==> flow/design.v (excerpt) <==
module adder_32bit(
    input clk,
    input rst,
    input [31:0] i_a,
    input [31:0] i_b,
    input i_vld,
    output reg [31:0] o_res,
    output reg o_res_vld,
    output reg overflow
);
Size: ~3700 cells after synthesis, ~100 I/O pins.
Settings: LEC_CHECK=0, CAP_MARGIN=20, CELL_PAD_IN_SITES_GLOBAL_PLACEMENT=1, CORE_MARGIN=2, CORE_UTILIZATION=40, CTS_CLUSTER_DIAMETER=116, GPL_ROUTABILITY_DRIVEN=0, HOLD_SLACK_MARGIN=0.3, MAX_ROUTING_LAYER=met4, PLACE_DENSITY_LB_ADDON=0.15, SETUP_SLACK_MARGIN=4.76, SLEW_MARGIN=20, TNS_END_PERCENT=60; clock period 40.0 ns.
run.sh (not shown) runs the stock make flow with config.mk's settings and CLKGATE_MAP_FILE=.
The baseline completed without violations.
==> next run, changes <==
--- a/flow/config.mk
+++ b/flow/config.mk
@@ -7,4 +7,5 @@
 export LEC_CHECK = 0
-export CAP_MARGIN = 20
-export CELL_PAD_IN_SITES_GLOBAL_PLACEMENT = 1
+export ABC_AREA = 0
+export CAP_MARGIN = 25
+export CELL_PAD_IN_SITES_GLOBAL_PLACEMENT = 3
 export CORE_MARGIN = 2
@@ -16,4 +17,4 @@
 export PLACE_DENSITY_LB_ADDON = 0.15
-export SETUP_SLACK_MARGIN = 4.76
+export SETUP_SLACK_MARGIN = -2.0
 export SLEW_MARGIN = 20
-export TNS_END_PERCENT = 60
+export TNS_END_PERCENT = 90
==> flow/constraint.sdc (replaced) <==
create_clock -name core_clock -period 37.2 [get_ports {clk}]
set_input_delay 7.4400 -clock core_clock [delete_from_list [all_inputs] [get_ports {clk}]]
set_output_delay 7.4400 -clock core_clock [all_outputs]
set_load 0.01 [all_outputs]
Outcome:
- The new run never finished: it broke off in global placement without I/O (3_1_place_gp_skip_io) (FLW-0024)
- die size stays the same
- area after synthesis is unchanged
- synthesized cell count stays the same
==> next run, changes <==
--- a/flow/config.mk
+++ b/flow/config.mk
@@ -7,5 +7,3 @@
 export LEC_CHECK = 0
-export ABC_AREA = 0
-export CAP_MARGIN = 25
-export CELL_PAD_IN_SITES_GLOBAL_PLACEMENT = 3
+export CAP_MARGIN = 20
 export CORE_MARGIN = 2
@@ -15,6 +13,3 @@
 export HOLD_SLACK_MARGIN = 0.3
-export MAX_ROUTING_LAYER = met4
 export PLACE_DENSITY_LB_ADDON = 0.15
-export SETUP_SLACK_MARGIN = -2.0
 export SLEW_MARGIN = 20
-export TNS_END_PERCENT = 90
==> flow/constraint.sdc (replaced) <==
create_clock -name core_clock -period 40.0 [get_ports {clk}]
set_input_delay 8.0000 -clock core_clock [delete_from_list [all_inputs] [get_ports {clk}]]
set_output_delay 8.0000 -clock core_clock [all_outputs]
set_load 0.01 [all_outputs]
What happened:
- With this change the flow ran to the end with no violations
- die area does not change
- synthesized area stays the same
- synthesized cell count stays the same
==> next run, changes <==
--- a/flow/config.mk
+++ b/flow/config.mk
@@ -8,2 +8,3 @@
 export CAP_MARGIN = 20
+export CELL_PAD_IN_SITES_GLOBAL_PLACEMENT = 3
 export CORE_MARGIN = 2
@@ -13,3 +14,5 @@
 export HOLD_SLACK_MARGIN = 0.3
+export MAX_ROUTING_LAYER = met4
 export PLACE_DENSITY_LB_ADDON = 0.15
 export SLEW_MARGIN = 20
+export TNS_END_PERCENT = 95
Outcome: The changed run failed in global placement without I/O (3_1_place_gp_skip_io) (FLW-0024); die area stays the same; synthesized cell count stays the same; area after synthesis stays the same.

* * *

== build 18 ==
Starting RTL as in the previous note.
Settings: LEC_CHECK=0, ABC_AREA=1, CAP_MARGIN=20, CELL_PAD_IN_SITES_GLOBAL_PLACEMENT=1, CORE_ASPECT_RATIO=1.34, CORE_MARGIN=2, CORE_UTILIZATION=55, CTS_CLUSTER_SIZE=87, GPL_ROUTABILITY_DRIVEN=0, HOLD_SLACK_MARGIN=0.3, MIN_ROUTING_LAYER=met1, PLACE_DENSITY_LB_ADDON=0.23, SETUP_SLACK_MARGIN=5.0, SLEW_MARGIN=15; clock period 22.8 ns.
Run status, build 18: aborted in global routing (5_1_grt), error GRT-0232
diff inputs: build 18 => build 53
- HOLD_SLACK_MARGIN now -0.0, was 0.3
- SETUP_SLACK_MARGIN now -1.75, was 5.0
- GPL_ROUTABILITY_DRIVEN now 1, was 0
==> comparison <==
Build 53 ran in full, but the layout does not pass; the checks complain about setup timing.
Build 53 -> build 18: number of enable flip-flop cells delta 0, exact match
The placed standard-cell area on build 18 is in line with that on build 53.
Re xor and xnor fraction of the mapped netlist area: no difference whatsoever between build 18 and build 53.
Status: summed standard-cell area reported by yosys parity (build 18, build 53)
[inputs] build 42 vs build 53
- SLEW_MARGIN now 30, was 15
- HOLD_SLACK_MARGIN now 0.29, was -0.0
- PLACE_DENSITY now 0.44, previously not set
- GPL_ROUTABILITY_DRIVEN now 0, was 1
- CORE_UTILIZATION now 51, was 55
- CTS_CLUSTER_SIZE no longer set, was 87
- SETUP_SLACK_MARGIN no longer set, was -1.75
- PLACE_DENSITY_LB_ADDON no longer set, was 0.23
- the clock period (ns, I/O delays scaled along) now 23.4, was 22.8
==> results <==
- What the final checks of build 42 revealed, after a flow that finished every stage, was a layout that fails on setup timing.
- Changes observed in build 42 relative to build 53: y dimension of the die has increased; utilization of the core after routing lower.
- Looking only at period utilization, and setting everything else aside, the lower value of build 42 and build 53 goes to build 42.
- For build 42, the cell at the slowest stage of the critical path was sky130_fd_sc_hd__dlygate4sd2_1, unlike build 53, where it was sky130_fd_sc_hd__fa_2.
- Setup slack: build 42 more than build 53
Changes in build 55 relative to build 42:
- a deleted GPL_ROUTABILITY_DRIVEN that had been 0
- a deleted MIN_ROUTING_LAYER that had been met1
- a deleted CORE_ASPECT_RATIO that had been 1.34
- a deleted HOLD_SLACK_MARGIN that had been 0.29
- a change of CORE_UTILIZATION from 51 to 56
- a deleted CELL_PAD_IN_SITES_GLOBAL_PLACEMENT that had been 1
- a change of SLEW_MARGIN from 30 to 20
- a deleted PLACE_DENSITY that had been 0.44
- a deleted ABC_AREA that had been 1
- a change of the clock period (ns, I/O delays scaled along) from 23.4 to 13.6
==> comparison <==
The lower worst setup slack after placement came out of build 55. Comparing build 42 and build 55, setup fix buffers added after clock tree synthesis is lower on build 42. Higher share of cell area taken by muxes after synthesis was reported by build 55, not build 42. Taking build 42 as the reference, in build 55 post-DP HPWL went down, instance area at placement went down. Taking build 55 as 1.0, build 42 lands at 0.875 on post-synthesis area per instance. Share of synthesized cell area in full adder, half adder and majority cells ends up lower on build 42. Build 55 vs build 42 — post-synth design cell area dropped about 15%. Build 55 ends up with a number of instances in the synthesized netlist that is 25% lower than in build 42. Build 42 -> build 55: number of clock sinks delta 0, exact match. Build 55 terminated abnormally: global routing (5_1_grt) reported GRT-0232.
Inputs modified between build 55 and build 83:
- changing CORE_UTILIZATION from 56 to 40
- changing the clock period (ns, I/O delays scaled along) from 13.6 to 28.0
==> results <==
Diff build 83..build 55 | number of levels the H-tree was split into | unchanged. Build 83 reports a higher setup slack at placement than build 55 does. Re synthesized cell count: no difference whatsoever between build 83 and build 55. As far as area fraction in and, or, nand and nor cells goes, build 55 and build 83 are indistinguishable; the numbers are identical. Build 55 → build 83: die area grew by about 40%, placed instance count went up. The runs compared here, build 83 and build 55, all ended either early or with open violations. Build 55 is listed as incomplete: the tool reported an error in global routing (5_1_grt) and the run ended there. In build 83 the standard-cell row count turned out about 19% higher than in build 55. Between build 55 and build 83, the number of I/O port buffers figures differ only marginally.

* * *

Starting RTL as in the previous note.
// adder_32bit
module adder_32bit(
    input clk,
    input rst,
    input [31:0] i_a,
    input [31:0] i_b,
    input i_vld,
    output reg [31:0] o_res,
    output reg o_res_vld,
    output reg overflow
);
wire [7:0] shift;
wire [23:0] al_man_a, al_man_b;
wire sign_a, sign_b, sign_res;
wire [7:0] exp_a, exp_b, exp_res;
wire [23:0] man_a, man_b, man_res;
wire [24:0] res;
wire operation_overflow;
assign sign_a = i_a[31];
assign sign_b = i_b[31];
assign exp_a = i_a[30:23];
assign exp_b = i_b[30:23];
assign man_a = (exp_a == 8'b0) ? {1'b0, i_a[22:0]} : {1'b1, i_a[22:0]};  
assign man_b = (exp_b == 8'b0) ? {1'b0, i_b[22:0]} : {1'b1, i_b[22:0]};
wire is_nan_a = ((exp_a == 8'b11111111) && (man_a[22:0] != 0));  
wire is_nan_b = ((exp_b == 8'b11111111) && (man_b[22:0] != 0));
wire is_inf_a = ((exp_a == 8'b11111111) && (man_a[22:0] == 0));
wire is_inf_b = ((exp_b == 8'b11111111) && (man_b[22:0] == 0));
wire is_zero_a = ((i_a[30:0] == 0));  
wire is_zero_b = ((i_b[30:0] == 0));
CompareAndShift32Bit u_CompareAndShift32Bit (
    .exp_a(exp_a),           
    .exp_b(exp_b),           
    .man_a(man_a),           
    .man_b(man_b),           
    .al_man_a(al_man_a),     
    .al_man_b(al_man_b),     
    .shift(shift)            
);
Addition32Bit u_Addition32Bit (
  ...
Settings: LEC_CHECK=0, CAP_MARGIN=20, CELL_PAD_IN_SITES_DETAIL_PLACEMENT=0, CELL_PAD_IN_SITES_GLOBAL_PLACEMENT=1, CORE_ASPECT_RATIO=1.34, CORE_MARGIN=7, CORE_UTILIZATION=36, CTS_CLUSTER_DIAMETER=334, CTS_CLUSTER_SIZE=71, GPL_ROUTABILITY_DRIVEN=0, GPL_TIMING_DRIVEN=0, HOLD_SLACK_MARGIN=-0.0, MAX_ROUTING_LAYER=met5, MIN_ROUTING_LAYER=met1, PLACE_DENSITY_LB_ADDON=0.23, SLEW_MARGIN=15, TNS_END_PERCENT=85; clock period 65.5 ns.
Then changed:
CELL_PAD_IN_SITES_DETAIL_PLACEMENT = default   (was 0)
CELL_PAD_IN_SITES_GLOBAL_PLACEMENT = 0   (was 1)
CORE_UTILIZATION = 46   (was 36)
CTS_CLUSTER_DIAMETER = 266   (was 334)
CTS_CLUSTER_SIZE = 95   (was 71)
GPL_TIMING_DRIVEN = default   (was 0)
MAX_ROUTING_LAYER = default   (was met5)
PLACE_DENSITY = 0.35   (was default)
PLACE_DENSITY_LB_ADDON = default   (was 0.23)
TNS_END_PERCENT = 10   (was 85)
clock period = 44.3 ns   (was 65.5 ns; I/O delays follow)
=> Cell area grows by about 3.3%; global-route usage grows by 5.8 points; sequential share of layout area shrinks by 0.10 points; setup slack is worse by 1.8 ns; hold slack is better by 0.0084 ns; wire length shrinks by about 1.8%.
Then changed:
CORE_ASPECT_RATIO = 1.05   (was 1.34)
CORE_MARGIN = 2   (was 7)
CORE_UTILIZATION = 68   (was 46)
CTS_CLUSTER_DIAMETER = 355   (was 266)
CTS_CLUSTER_SIZE = 34   (was 95)
PLACE_DENSITY = default   (was 0.35)
TNS_END_PERCENT = default   (was 10)
clock period = 54.5 ns   (was 44.3 ns; I/O delays follow)
Cell area goes down by a few percent.
Utilization grows by 21 points.
Worst setup slack gains 0.63 ns.
Routed wire length goes down by a little under a tenth.

* * *

adder_32bit again, from the RTL that the note above started with.
make LEC_CHECK=0 CAP_MARGIN=20 CELL_PAD_IN_SITES_DETAIL_PLACEMENT=0 CELL_PAD_IN_SITES_GLOBAL_PLACEMENT=2 CORE_ASPECT_RATIO=1.34 CORE_MARGIN=7 CORE_UTILIZATION=36 CTS_CLUSTER_DIAMETER=334 CTS_CLUSTER_SIZE=71 GPL_ROUTABILITY_DRIVEN=0 GPL_TIMING_DRIVEN=0 HOLD_SLACK_MARGIN=-0.0 MAX_ROUTING_LAYER=met4 MIN_ROUTING_LAYER=met1 PLACE_DENSITY_LB_ADDON=0.23 SLEW_MARGIN=15 finish   # period 65.5 ns
The first run produced a clean layout.
Change:
- CELL_PAD_IN_SITES_DETAIL_PLACEMENT: 0 -> unset
- CELL_PAD_IN_SITES_GLOBAL_PLACEMENT: 2 -> 1
- CORE_MARGIN: 7 -> 2
- CORE_UTILIZATION: 36 -> 46
- CTS_CLUSTER_DIAMETER: 334 -> unset
- CTS_CLUSTER_SIZE: 71 -> unset
- GPL_TIMING_DRIVEN: 0 -> unset
- MAX_ROUTING_LAYER: met4 -> unset
- clock period: 65.5 -> 32.9 ns (I/O delays scaled with it)
After rerunning:
- The changed run reached the layout checks and failed them: negative setup slack
- first-iteration DRC count rose by 130%
- count of clock-buffer cells in the layout came out higher by 1
- cell count climbs by 22%
- register-to-register slack gets worse by 33000 ps
Change:
- CELL_PAD_IN_SITES_GLOBAL_PLACEMENT: 1 -> 0
- CORE_UTILIZATION: 46 -> 56
- PLACE_DENSITY_LB_ADDON: 0.23 -> unset
- clock period: 32.9 -> 34.3 ns (I/O delays scaled with it)
This time the run died in 5_1_grt.
Area after synthesis stays the same.
Die area decreases by 18%.
Synthesized cell count is unchanged.
Change:
- CELL_PAD_IN_SITES_GLOBAL_PLACEMENT: 0 -> unset
- CORE_ASPECT_RATIO: 1.34 -> unset
- CORE_UTILIZATION: 56 -> 40
- GPL_ROUTABILITY_DRIVEN: 0 -> unset
- HOLD_SLACK_MARGIN: -0.0 -> unset
- MIN_ROUTING_LAYER: met1 -> unset
- SLEW_MARGIN: 15 -> 20
- clock period: 34.3 -> 40.0 ns (I/O delays scaled with it)
The new run produced a clean layout.
Synthesized cell count does not change.
Die size goes up by 39%.
Area after synthesis does not change.
Change:
- CORE_UTILIZATION: 40 -> 12
- clock period: 40.0 -> 41.5 ns (I/O delays scaled with it)
Result: The changed run ran to the end with no violations; via count barely changes; global-route usage falls by 18 points; worst setup slack improved by 210 ps; flip-flop count is unchanged; hold slack improves by 9.4 ps; final cell count rose by well over a third; wire length is higher by roughly a tenth; die area is higher to 3.3 times its value; register-to-register slack is better by 1500 ps.
Change:
- CORE_UTILIZATION: 12 -> 65
- clock period: 41.5 -> 27.0 ns (I/O delays scaled with it)
What happened: The changed run did not get past 4_1_cts. Die area went down by about 80%. Area after synthesis is unchanged. Synthesized cell count stays the same.

* * *

v50:
adder_32bit again, from the RTL that the note above started with.
Settings: LEC_CHECK=0, ABC_AREA=1, CAP_MARGIN=20, CORE_MARGIN=2, CORE_UTILIZATION=72, CTS_CLUSTER_DIAMETER=362, SLEW_MARGIN=20; clock period 13.6 ns.
v50 never completed, since it errored out during 3_5_place_dp.
#### Input delta (v23 over v50)
- CORE_UTILIZATION changed from 72 to 40
- CTS_CLUSTER_DIAMETER removed (was 362)
- ABC_AREA removed (was 1)
- the clock period (ns, I/O delays scaled along) changed from 13.6 to 39.1
- Both conditions hold for v23: the flow ran to the end and the final layout passed the timing, DRC and antenna checks.
- | post-synthesis cell count from yosys | v23 vs v50 | 1262 lower |
- Compared with v50, v23 shows a lower net count entering floorplan.
- For area of the mapped netlist, dividing the value from v50 by the value from v23 gives 1.17.
- Diff v50 -> v23: synthesized instance count went down; vertical extent of the die moved up.
[inputs] v41 vs v23
- GPL_TIMING_DRIVEN newly set to 0
- ABC_AREA newly set to 1
- CTS_CLUSTER_DIAMETER newly set to 125
- the clock period (ns, I/O delays scaled along) changed from 39.1 to 40.0
Results
- Status | v41 and v23 | clean
- Routed wire in v41 totals more than in v23.
- Relative to v23, the ratio of final minimum period to clock period of v41 is lower by 2.2 points.
- The multi-input combinational gate total of v41 exceeds that of v23 by 756.
- NOTE pin count of the biggest net entering global routing v23->v41 decreased by more than half
- Measured against v41, the final cell count of v23 comes out at 0.77 times the reference value.
- Against v23, v41 comes in 4100 um2 higher on mapped cell area.
- Taking v23 as the reference, in v41 iteration tally of the first detailed-router pass went up; met2 track utilization from global routing went down; via count went up.
Input changes introduced in v1 (baseline for comparison: v41):
- ABC_AREA removed (was 1)
- CORE_UTILIZATION changed from 40 to 22
- CTS_CLUSTER_DIAMETER removed (was 125)
- GPL_TIMING_DRIVEN removed (was 0)
- the clock period (ns, I/O delays scaled along) changed from 40.0 to 39.1
[summary]
- Sort v41 and v1 by wire length per cell after detailed routing asc -> top: v41
- The yosys stat chip area in v1 sits 4100 um2 below the value recorded for v41.
- Setup slack: v1 less than v41
Modified inputs, v7 compared to v1
- CTS_CLUSTER_SIZE newly set to 98
- CORE_UTILIZATION changed from 22 to 50
- the clock period (ns, I/O delays scaled along) changed from 39.1 to 35.4
==> results <==
In v7 relative to v1, cell total after placement had gone down slightly. Across both runs, core box area was lower for v7 than for v1. Relative to v1, number of gates on the worst path with buffers counted has increased by about 4.3% in v7. In v7 the implementation completed, yet the final layout does not meet the checks, the culprit being setup timing. v1 → v7: fraction of met2 tracks used by global routing rose 40 points; utilization rose 50 points; number of nets at floorplan about even.
